Design ahb_to_apb_bridge, start of the top module:
module ahb_to_apb_bridge
#(
        parameter AHB_AW = 32,
        parameter APB_AW = 32,
        parameter AHB_DW = 32,
        parameter APB_DW = 8,
        parameter FIFO_SIZE = 8
)
(
        HCLK,        
        HRESETn,     
        HADDR,       
        HSIZE,       
        HWDATA,      
        HWRITE,      
        HRDATA,      
        HREADY,      
        HRESP,       
        HSELAPB,     
        PADDR,       
        PSEL,        
        PENABLE,     
        PWRITE,      
        PWDATA,      
        PRDATA,      
        PREADY,      
        PSLVERR      
);
For scale: roughly 670 flip-flops, roughly 160 I/O pins, ~28000 um2 of cells after synthesis.
clock: 7.14 ns
lec_check: 0
abc_area: 1
cap_margin: 5
cell_pad_in_sites_detail_placement: 1
cell_pad_in_sites_global_placement: 2
core_aspect_ratio: 0.52
core_margin: 10
core_utilization: 49
cts_cluster_diameter: 42
cts_cluster_size: 78
max_routing_layer: met5
min_routing_layer: met2
place_density_lb_addon: 0.26
setup_slack_margin: 0.74
slew_margin: 10
tns_end_percent: 80
run.sh (not shown) runs the stock make flow with config.mk's settings and CLKGATE_MAP_FILE=.
Change:
- ABC_AREA: 1 -> default
- CAP_MARGIN: 5 -> 20
- CELL_PAD_IN_SITES_DETAIL_PLACEMENT: 1 -> default
- CELL_PAD_IN_SITES_GLOBAL_PLACEMENT: 2 -> default
- CORE_ASPECT_RATIO: 0.52 -> default
- CORE_MARGIN: 10 -> 2
- CORE_UTILIZATION: 49 -> 66
- CTS_CLUSTER_DIAMETER: 42 -> default
- CTS_CLUSTER_SIZE: 78 -> default
- MAX_ROUTING_LAYER: met5 -> default
- MIN_ROUTING_LAYER: met2 -> default
- PLACE_DENSITY_LB_ADDON: 0.26 -> default
- SETUP_SLACK_MARGIN: 0.74 -> default
- SLEW_MARGIN: 10 -> 20
- TNS_END_PERCENT: 80 -> default
- clock period: 7.14 -> 2.9 ns (I/O delays scaled with it)
Effect: Now the flow ran to the end with violations: negative setup slack. First-iteration DRC count went down by 63%. Critical path depth drops by 2. Setup slack loses 1.7 ns. Wire length shrinks by 29%. Area after synthesis came out lower by 4.7%. Synthesized cell count is lower by 45%. Sequential share of layout area falls by 1.5 points. Register-to-register slack is worse by 2.4 ns. Final area goes up by 2.6%.
Change:
- ABC_AREA: default -> 1
- CAP_MARGIN: 20 -> 0
- CELL_PAD_IN_SITES_GLOBAL_PLACEMENT: default -> 0
- CORE_ASPECT_RATIO: default -> 0.87
- CORE_UTILIZATION: 66 -> 72
- CTS_CLUSTER_DIAMETER: default -> 42
- CTS_CLUSTER_SIZE: default -> 29
- HOLD_SLACK_MARGIN: default -> -0.09
- MAX_ROUTING_LAYER: default -> met4
- PLACE_DENSITY: default -> 0.64
- SETUP_SLACK_MARGIN: default -> -0.28
What happened: The changed run ran to the end with violations: negative setup slack; maximum frequency rose by about 9%; synthesized area is higher by about 5%; worst hold slack is worse by 0.31 ns; wire length rose by 28%; core utilization goes up by 3.9 points; via count came out higher by 46%.
Change:
- ABC_AREA: 1 -> default
- CELL_PAD_IN_SITES_GLOBAL_PLACEMENT: 0 -> default
- CORE_ASPECT_RATIO: 0.87 -> default
- CTS_CLUSTER_DIAMETER: 42 -> 93
- CTS_CLUSTER_SIZE: 29 -> default
- MAX_ROUTING_LAYER: met4 -> default
- PLACE_DENSITY: 0.64 -> 0.39
- SETUP_SLACK_MARGIN: -0.28 -> -0.27
- The changed run ran to the end with violations: negative setup slack
- die area came out lower by 4.6%
- core utilization came out higher by 1.1 points
- clock skew came out higher by 0.011 ns
Change:
- CAP_MARGIN: 0 -> 20
- CORE_ASPECT_RATIO: default -> 0.71
- CTS_CLUSTER_DIAMETER: 93 -> 352
- CTS_CLUSTER_SIZE: default -> 31
- HOLD_SLACK_MARGIN: -0.09 -> default
- PLACE_DENSITY: 0.39 -> default
- PLACE_DENSITY_LB_ADDON: default -> 0.07
- SETUP_SLACK_MARGIN: -0.27 -> 0.84
Effect: Now the flow died in clock tree synthesis with DPL-0033. Die area barely changes. Synthesized cell count does not change. Area after synthesis is unchanged.
